==> yarrow: inputs <==
==> flow/design.v <==
module length (
	input wire [31:0] op,
	output wire [5:0] op_length
);
assign op_length = (op[31:16] == 16'd0)? 
						(
							(op[15:8] == 8'd0)?
								(
									(op[7:4] == 4'd0)?
									(
										(op[3:2] == 2'd0)?
											(
												(op[1] == 1'd0)?op[0]:6'd2
											)
											:
											(
												(op[3] == 1'd0)?6'd3:6'd4
											)
									)
									:
									(
										(op[7:6] == 2'd0)?
											(
												(op[5] == 1'd0)?6'd5:6'd6
											)
											:
											(
												(op[7] == 1'd0)?6'd7:6'd8
											)
									)
								)
								:
								(
									(op[15:12] == 4'd0)?
									(
										(op[11:10] == 2'd0)?
											(
												(op[9] == 1'd0)?6'd9:6'd10
											)
											:
											(
												(op[11] == 1'd0)?6'd11:6'd12
											)
									)
									:
									(
										(op[15:14] == 2'd0)?
											(
												(op[13] == 1'd0)?6'd13:6'd14
											)
											:
											(
												(op[15] == 1'd0)?6'd15:6'd16
											)
									)
								) 
						)
						: 
						(
								(op[31:24] == 8'd0)?
								(
									(op[23:20] == 4'd0)?
									(
										(op[19:18] == 2'd0)?
											(
												(op[17] == 1'd0)?6'd17:6'd18
											)
											:
											(
												(op[19] == 1'd0)?6'd19:6'd20
											)
									)
									:
									(
										(op[23:22] == 2'd0)?
											(
												(op[21] == 1'd0)?6'd21:6'd22
											)
											:
											(
												(op[23] == 1'd0)?6'd23:6'd24
											)
									)
								)
								:
								(
									(op[31:28] == 4'd0)?
									(
										(op[27:26] == 2'd0)?
											(
												(op[25] == 1'd0)?6'd25:6'd26
											)
											:
											(
												(op[27] == 1'd0)?6'd27:6'd28
											)
									)
									:
									(
										(op[31:30] == 2'd0)?
											(
												(op[29] == 1'd0)?6'd29:6'd30
											)
											:
											(
												(op[31] == 1'd0)?6'd31:6'd32
											)
									)
								) 
						) ;
endmodule
module top(
		input wire [31:0] opa,
		input wire [31:0] opb,
		input wire start,
		input wire rst,
		input wire clk,
		output reg done,
		output reg [31:0] result
);
reg [2:0] current_state;
reg [2:0] next_state;
reg [31:0] regopa;
reg [31:0] regopb;
reg [5:0] length_diff_reg;
wire [5:0] length_opa;
wire [5:0] length_opb;
wire [5:0] length_diff;
wire [31:0] length_in_opa;
wire [31:0] length_in_opb;
parameter IDLE = 3'd0;
parameter INPUT = 3'd1;
parameter ADJUDICATE = 3'd2;
parameter CAMP_SWITCH = 3'd3;
parameter ALIGN = 3'd4;
parameter ABSOLUTE = 3'd5;
parameter OUTPUT = 3'd6;
parameter ZEROS = 32'd0;
parameter ZEROS_C = 7'b0; 
always @(posedge clk or negedge rst) begin : proc_current_state
	if(~rst) begin
		current_state <= IDLE;
	end else begin
		current_state <= next_state ;
	end
end
always @ * begin : proc_next_state
	case (current_state)
		IDLE:begin 
			if(start == 1) 
				next_state <= INPUT;
			else 
				next_state <= IDLE;			
		end
		INPUT:next_state <= ADJUDICATE;
		ADJUDICATE:begin 
			if(regopa == regopb || regopa == 0 || regopb == 0) begin
				next_state <= OUTPUT;
			end
			else begin 
				next_state <= CAMP_SWITCH;
			end
		end
		CAMP_SWITCH:next_state <= ALIGN;
		ALIGN:next_state <= ABSOLUTE;
		ABSOLUTE:next_state <= ADJUDICATE;
		OUTPUT:begin 
			if(start == 1) 
				next_state <= INPUT;
			else 
				next_state <= IDLE;
		end
		default : next_state <= IDLE;
	endcase
end
always @(posedge clk or negedge rst) begin : proc_regopa
	if(~rst) begin
		regopa <= ZEROS;
	end else begin
		case (next_state)
			IDLE:regopa <= ZEROS;
			INPUT:regopa <= opa;
			ADJUDICATE:regopa <= regopa;
			CAMP_SWITCH:begin 
				if(regopa < regopb) begin
					regopa <= regopb;
				end
				else begin 
					regopa <= regopa;
				end
			end
			ALIGN:regopa <= regopa;
			ABSOLUTE:begin 
				if (regopa >= regopb ) begin 
					regopa <= regopa - regopb;
				end
				else begin 
					regopa <= regopb - regopa;
				end
			end		
			default :regopa <= regopa;
		endcase		
	end
end
always @(posedge clk or negedge rst) begin : proc_regopb
	if(~rst) begin
		regopb <= ZEROS;
	end else begin
		case (next_state)
			IDLE:regopb <= ZEROS;
			INPUT:regopb <= opb;
			ADJUDICATE:regopb <= regopb;
			CAMP_SWITCH:begin 
				if(regopa < regopb) begin
					regopb <= regopa <<< length_diff;
				end
				else begin 
					regopb <= regopb <<< length_diff;
				end
			end
			ALIGN:regopb <= regopb ;
			ABSOLUTE:regopb <= regopb >>> length_diff_reg;
			default:regopb <= regopb;
		endcase		
	end
end
assign length_in_opa = regopa;
assign length_in_opb = regopb;
length cal_opa_length(.op(length_in_opa), .op_length(length_opa));
length cal_opp_length(.op(length_in_opb), .op_length(length_opb));
assign length_diff = (length_opa >= length_opb)? (length_opa - length_opb):(length_opb - length_opa);
always @(posedge clk or negedge rst) begin : proc_length_diff_reg
	if(~rst) begin
		length_diff_reg <= 0;
	end else begin
		case (next_state)
			CAMP_SWITCH:begin 
				length_diff_reg <= length_diff;
			end
			default : length_diff_reg <= length_diff_reg;
		endcase
	end
end
always @(posedge clk or negedge rst) begin : proc_result
	if(~rst) begin
		result <= ZEROS;
	end else begin
		case (next_state)
			OUTPUT:begin 
				if(regopa == regopb) begin 
					result <= regopa ;
				end
				else if (regopa == 0 ) begin
					result <=  regopb ;
				end
				else begin 
					result <= regopa ;
				end
			end
			default : begin 
				result <= result;
			end
		endcase
	end
end
always @(posedge clk or negedge rst) begin : proc_done
	if(~rst) begin
		done <= 1'b0;
	end else begin
		case (next_state)
			OUTPUT: begin 
				done <= 1'b1;
			end
			default : done <= 1'b0;
		endcase
	end
end
endmodule  
==> flow/run.sh <==
#!/bin/bash
# the make line also repeats each setting of config.mk as NAME=value (left out here)
make -C /OpenROAD-flow-scripts/flow DESIGN_CONFIG=/design/flow/config.mk WORK_HOME=/design/flow/orfs CLKGATE_MAP_FILE= finish
==> flow/config.mk <==
export PLATFORM = sky130hd
export DESIGN_NAME = top
export DESIGN_NICKNAME = top
export VERILOG_FILES = /design/flow/design.v
export SDC_FILE = /design/flow/constraint.sdc
export NUM_CORES = 4
export LEC_CHECK = 0
export ABC_AREA = 1
export CAP_MARGIN = 30
export CELL_PAD_IN_SITES_GLOBAL_PLACEMENT = 1
export CORE_ASPECT_RATIO = 0.64
export CORE_MARGIN = 4
export CORE_UTILIZATION = 40
export GPL_ROUTABILITY_DRIVEN = 0
export GPL_TIMING_DRIVEN = 0
export HOLD_SLACK_MARGIN = 0.27
export SLEW_MARGIN = 25
export TNS_END_PERCENT = 95
==> flow/constraint.sdc <==
create_clock -name core_clock -period 7.8 [get_ports {clk}]
set_input_delay 1.5600 -clock core_clock [delete_from_list [all_inputs] [get_ports {clk}]]
set_output_delay 1.5600 -clock core_clock [all_outputs]
set_load 0.01 [all_outputs]
==> inputs of raven, as changes to yarrow <==
Settings changed: CAP_MARGIN 30 to 10, CELL_PAD_IN_SITES_DETAIL_PLACEMENT set to 2, CORE_ASPECT_RATIO 0.64 to 1.14, CORE_MARGIN 4 to 2, CORE_UTILIZATION 40 to 67, CTS_CLUSTER_SIZE set to 91, GPL_ROUTABILITY_DRIVEN 0 to not set, GPL_TIMING_DRIVEN 0 to not set, HOLD_SLACK_MARGIN 0.27 to not set, PLACE_DENSITY set to 0.47, SLEW_MARGIN 25 to 0, TNS_END_PERCENT 95 to not set.
==> flow/constraint.sdc (replaced) <==
create_clock -name core_clock -period 7.0 [get_ports {clk}]
set_input_delay 1.4000 -clock core_clock [delete_from_list [all_inputs] [get_ports {clk}]]
set_output_delay 1.4000 -clock core_clock [all_outputs]
set_load 0.01 [all_outputs]
==> inputs of violet, as changes to yarrow <==
Settings changed: CAP_MARGIN 30 to 40, CELL_PAD_IN_SITES_GLOBAL_PLACEMENT 1 to 3, CORE_ASPECT_RATIO 0.64 to 1.63, CORE_MARGIN 4 to 2, CTS_CLUSTER_SIZE set to 57, MIN_ROUTING_LAYER set to met1, TNS_END_PERCENT 95 to 55.
==> notes <==
- In synthesized cell count, raven and violet do not differ.
- In area after synthesis, violet and yarrow do not differ.
- yarrow finished with timing, DRC and antenna clean. violet did not get past global placement without I/O (3_1_place_gp_skip_io) on GPL-0301. raven ended with an error in global placement without I/O (3_1_place_gp_skip_io) on GPL-0301.
- Die area, highest first: yarrow, violet, raven.
==> figures <==
quantity	violet	yarrow	raven
Outcome	did not finish	timing/DRC/antenna clean	did not finish
Failing step	global placement without I/O (3_1_place_gp_skip_io)	-	global placement without I/O (3_1_place_gp_skip_io)
Count of distinct cell types in the synthesized netlist	63	63	63
Nets at Floorplan	2464	2464	2464
FP Core Util	40.4%	40.7%	67.9%
Post-Syn Instances	2319	2319	2319
Total die size	0.0363 sq mm	0.0379 sq mm	0.0219 sq mm
Synth Area in Adders	7.24%	7.24%	7.24%
Area fraction in and, or, nand and nor cells	38.6%	38.6%	38.6%
Yosys Chip Area	0.0139 sq mm	0.0139 sq mm	0.0139 sq mm
Register bit total from synthesis	110	110	110
Core region area	0.0344 sq mm	0.0342 sq mm	0.0205 sq mm
Portion of the post-synthesis area used by sequential elements	19.8%	19.8%	19.8%
Synth mux share	0.864%	0.864%	0.864%
Async S/R FF share, synth	100%	100%	100%
Chip Width	150 um	241 um	139 um
Average size of a mapped cell	5.99 sq um	5.99 sq um	5.99 sq um
Most used standard cell by instance count after synthesis	sky130_fd_sc_hd__nand2_1	sky130_fd_sc_hd__nand2_1	sky130_fd_sc_hd__nand2_1
Row cnt	87	54	56
Library cell occupying the most area in the post-synthesis netlist	sky130_fd_sc_hd__dfrtp_1	sky130_fd_sc_hd__dfrtp_1	sky130_fd_sc_hd__dfrtp_1
Die boundary height	242 um	157 um	158 um


==> job 9469 <==
Starts from the design.v that is shown in full above.
Settings: LEC_CHECK=0, ABC_AREA=1, CAP_MARGIN=20, CORE_MARGIN=2, CORE_UTILIZATION=72, PLACE_DENSITY=0.42, SLEW_MARGIN=20; clock period 2.78 ns.
run.sh (not shown) runs the stock make flow with config.mk's settings and CLKGATE_MAP_FILE=.
==> inputs of job 103, as changes to job 9469 <==
ABC_AREA = 0   (was 1)
CAP_MARGIN = 10   (was 20)
CELL_PAD_IN_SITES_DETAIL_PLACEMENT = 1   (was default)
CELL_PAD_IN_SITES_GLOBAL_PLACEMENT = 2   (was default)
CORE_ASPECT_RATIO = 1.76   (was default)
CORE_MARGIN = 7   (was 2)
CORE_UTILIZATION = 50   (was 72)
CTS_CLUSTER_DIAMETER = 270   (was default)
CTS_CLUSTER_SIZE = 90   (was default)
GPL_ROUTABILITY_DRIVEN = 1   (was default)
HOLD_SLACK_MARGIN = 0.22   (was default)
MIN_ROUTING_LAYER = met1   (was default)
PLACE_DENSITY = default   (was 0.42)
TNS_END_PERCENT = 40   (was default)
==> flow/constraint.sdc (replaced) <==
create_clock -name core_clock -period 9.86 [get_ports {clk}]
set_input_delay 1.9720 -clock core_clock [delete_from_list [all_inputs] [get_ports {clk}]]
set_output_delay 1.9720 -clock core_clock [all_outputs]
set_load 0.01 [all_outputs]
==> inputs of job 5355, as changes to job 9469 <==
CAP_MARGIN = 10   (was 20)
CELL_PAD_IN_SITES_DETAIL_PLACEMENT = 2   (was default)
CELL_PAD_IN_SITES_GLOBAL_PLACEMENT = 2   (was default)
CORE_ASPECT_RATIO = 1.76   (was default)
CORE_MARGIN = 7   (was 2)
CORE_UTILIZATION = 61   (was 72)
CTS_CLUSTER_DIAMETER = 270   (was default)
CTS_CLUSTER_SIZE = 90   (was default)
GPL_ROUTABILITY_DRIVEN = 1   (was default)
HOLD_SLACK_MARGIN = 0.22   (was default)
MIN_ROUTING_LAYER = met2   (was default)
PLACE_DENSITY = default   (was 0.42)
SETUP_SLACK_MARGIN = -0.13   (was default)
SLEW_MARGIN = 10   (was 20)
TNS_END_PERCENT = 40   (was default)
==> flow/constraint.sdc (replaced) <==
create_clock -name core_clock -period 9.86 [get_ports {clk}]
set_input_delay 1.9720 -clock core_clock [delete_from_list [all_inputs] [get_ports {clk}]]
set_output_delay 1.9720 -clock core_clock [all_outputs]
set_load 0.01 [all_outputs]
==> comparison table <==
quantity	job 103	job 9469	job 5355
Yosys synthesis chip area	13300 um2	13900 um2	13900 um2
Mapped Avg Cell Area	8.00 um2	5.99 um2	5.99 um2
Die Span X	137 um	143 um	128 um
Initial Utilization	50.5%	73.8%	61.9%
Die footprint	31500 um2	20400 um2	27400 um2
Post-synth top area share	20.5%	19.6%	19.6%
And-or/or-and share of the synthesized area	27.5%	20.3%	20.3%
Placement Rows	79	50	73
AND/OR/NAND/NOR Cells, Area Fraction	16.0%	38.6%	38.6%
Mux share of post-synthesis cell area	18.6%	0.864%	0.864%
Global placement routability congestion	1.15	1.21	-
Result of the run	complete, no violations	did not finish	did not finish
Last stage reached	-	clock tree synthesis (4_1_cts)	global placement without I/O (3_1_place_gp_skip_io)
Synthesized-area fraction occupied by adder cells	7.57%	7.24%	7.24%
Tally of unique sky130hd cells used after synthesis	90	63	63
Cell count listed in synth_stat.txt	1660	2319	2319
Synthesized net count	1805	2464	2464
Placed standard-cell area	14400 um2	18100 um2	-
Detailed placement HPWL	46400 um	58500 um	-
Chip height	230 um	143 um	214 um
Worst slack, placed	3.18 ns	-1.09 ns	-
Core area	26300 um2	18800 um2	22500 um2
Number of placed cells counting well taps	1965	2980	-
Fraction of synthesized cell area in xor and xnor cells	2.03%	2.46%	2.46%
Number of top-level design ports	100	100	-
Share of synthesized area occupied by flip-flops and latches	20.7%	19.8%	19.8%


==> job 6083 <==
RTL: the design.v shown in full above, as it stands there.
==> flow/config.mk <==
export PLATFORM = sky130hd
export DESIGN_NAME = top
export DESIGN_NICKNAME = top
export VERILOG_FILES = /design/flow/design.v
export SDC_FILE = /design/flow/constraint.sdc
export NUM_CORES = 4
export LEC_CHECK = 0
export ABC_AREA = 0
export CAP_MARGIN = 15
export CORE_ASPECT_RATIO = 1.76
export CORE_MARGIN = 4
export CORE_UTILIZATION = 50
export CTS_CLUSTER_SIZE = 94
export GPL_ROUTABILITY_DRIVEN = 0
export MIN_ROUTING_LAYER = met1
export SETUP_SLACK_MARGIN = 0.96
export SLEW_MARGIN = 20
export TNS_END_PERCENT = 35
==> flow/constraint.sdc <==
create_clock -name core_clock -period 7.41 [get_ports {clk}]
set_input_delay 1.4820 -clock core_clock [delete_from_list [all_inputs] [get_ports {clk}]]
set_output_delay 1.4820 -clock core_clock [all_outputs]
set_load 0.01 [all_outputs]
==> job 2238 (differences from job 6083) <==
==> flow/config.mk (replaced) <==
export PLATFORM = sky130hd
export DESIGN_NAME = top
export DESIGN_NICKNAME = top
export VERILOG_FILES = /design/flow/design.v
export SDC_FILE = /design/flow/constraint.sdc
export NUM_CORES = 4
export LEC_CHECK = 0
export CAP_MARGIN = 20
export CORE_ASPECT_RATIO = 0.5
export CORE_MARGIN = 2
export CORE_UTILIZATION = 66
export CTS_CLUSTER_DIAMETER = 322
export CTS_CLUSTER_SIZE = 91
export HOLD_SLACK_MARGIN = -0.08
export MAX_ROUTING_LAYER = met4
export PLACE_DENSITY = 0.38
export SETUP_SLACK_MARGIN = -0.5
export SLEW_MARGIN = 20
export TNS_END_PERCENT = 10
==> flow/constraint.sdc (replaced) <==
create_clock -name core_clock -period 7.0 [get_ports {clk}]
set_input_delay 1.4000 -clock core_clock [delete_from_list [all_inputs] [get_ports {clk}]]
set_output_delay 1.4000 -clock core_clock [all_outputs]
set_load 0.01 [all_outputs]
==> job 6338 (differences from job 6083) <==
==> flow/config.mk (replaced) <==
export PLATFORM = sky130hd
export DESIGN_NAME = top
export DESIGN_NICKNAME = top
export VERILOG_FILES = /design/flow/design.v
export SDC_FILE = /design/flow/constraint.sdc
export NUM_CORES = 4
export LEC_CHECK = 0
export CAP_MARGIN = 20
export CELL_PAD_IN_SITES_GLOBAL_PLACEMENT = 1
export CORE_MARGIN = 2
export CORE_UTILIZATION = 40
export SLEW_MARGIN = 20
export TNS_END_PERCENT = 95
==> flow/constraint.sdc (replaced) <==
create_clock -name core_clock -period 7.0 [get_ports {clk}]
set_input_delay 1.4000 -clock core_clock [delete_from_list [all_inputs] [get_ports {clk}]]
set_output_delay 1.4000 -clock core_clock [all_outputs]
set_load 0.01 [all_outputs]
==> job 9513 (differences from job 6083) <==
==> flow/config.mk (replaced) <==
export PLATFORM = sky130hd
export DESIGN_NAME = top
export DESIGN_NICKNAME = top
export VERILOG_FILES = /design/flow/design.v
export SDC_FILE = /design/flow/constraint.sdc
export NUM_CORES = 4
export LEC_CHECK = 0
export ABC_AREA = 1
export CAP_MARGIN = 20
export CORE_ASPECT_RATIO = 1.38
export CORE_MARGIN = 2
export CORE_UTILIZATION = 72
export CTS_CLUSTER_SIZE = 10
export HOLD_SLACK_MARGIN = 0.28
export PLACE_DENSITY = 0.42
export SETUP_SLACK_MARGIN = 0.25
export SLEW_MARGIN = 20
export TNS_END_PERCENT = 5
==> flow/constraint.sdc (replaced) <==
create_clock -name core_clock -period 2.71 [get_ports {clk}]
set_input_delay 0.5420 -clock core_clock [delete_from_list [all_inputs] [get_ports {clk}]]
set_output_delay 0.5420 -clock core_clock [all_outputs]
set_load 0.01 [all_outputs]
==> results <==
Job 2238 completed without violations. Job 6338 completed with no timing, DRC or antenna violations. Job 6083 produced a clean layout. Job 9513 aborted during clock tree synthesis, error DPL-0038. Sequential cell count is the same in job 2238 and job 6338. Of job 6083 and job 2238, job 6083 has the higher fmax (gap 7.9%, measured against job 2238). Between job 6083 and job 6338, the lower cell count is in job 6083 (gap 6.9%, measured against job 6338). Sequential share of layout area: job 6338 is lower than job 2238 (0.35 points). The highest worst setup slack belongs to job 6083, the lowest to job 2238. Between job 6083 and job 6338, the lower global-route usage is in job 6338 (gap 3.7 points). Worst hold slack, lowest first: job 6083, job 6338, job 2238. In count of clock-buffer cells in the layout, job 6338 and job 2238 do not differ.
==> figures <==
Run status: job 6338 timing/DRC/antenna clean; job 9513 stopped before the end; job 2238 timing/DRC/antenna clean; job 6083 timing/DRC/antenna clean
Last stage reached: job 6338 -; job 9513 clock tree synthesis; job 2238 -; job 6083 -
Fa+ha+maj area frac: job 6338 0.0757; job 9513 0.0724; job 2238 0.0757; job 6083 0.0757
Routed length on met2: job 6338 26.1 mm; job 9513 -; job 2238 20.6 mm; job 6083 27.5 mm
Wire length on met3: job 6338 6.54 mm; job 9513 -; job 2238 11.5 mm; job 6083 5.53 mm
Repair and plain buffers: job 6338 166; job 9513 -; job 2238 158; job 6083 144
Post-placement setup slack: job 6338 0.612 ns; job 9513 -1.40 ns; job 2238 0.616 ns; job 6083 1.24 ns
Worst reg-to-reg setup slack: job 6338 0.45 ns; job 9513 -; job 2238 0.39 ns; job 6083 1.28 ns
Area fraction of the dominant cell type after synthesis: job 6338 0.205; job 9513 0.196; job 2238 0.205; job 6083 0.205
Area of the core: job 6338 0.0326 mm²; job 9513 0.0189 mm²; job 2238 0.0196 mm²; job 6083 0.0260 mm²
Remaining max-slew budget at the tightest pin: job 6338 0.255; job 9513 -; job 2238 0.234; job 6083 0.248
Worst setup EP type: job 6338 flop; job 9513 -; job 2238 flop; job 6083 flop
Overflow left after global routing: job 6338 0; job 9513 -; job 2238 0; job 6083 0
Number of violations of the max-capacitance limit: job 6338 0; job 9513 -; job 2238 0; job 6083 0
FF/Latch Area: job 6338 0.00276 mm²; job 9513 -; job 2238 0.00276 mm²; job 6083 0.00276 mm²
Final Net Count: job 6338 1834; job 9513 -; job 2238 1825; job 6083 1811
Avg Inst Size Synth: job 6338 8.00 µm²; job 9513 5.99 µm²; job 2238 8.00 µm²; job 6083 8.00 µm²
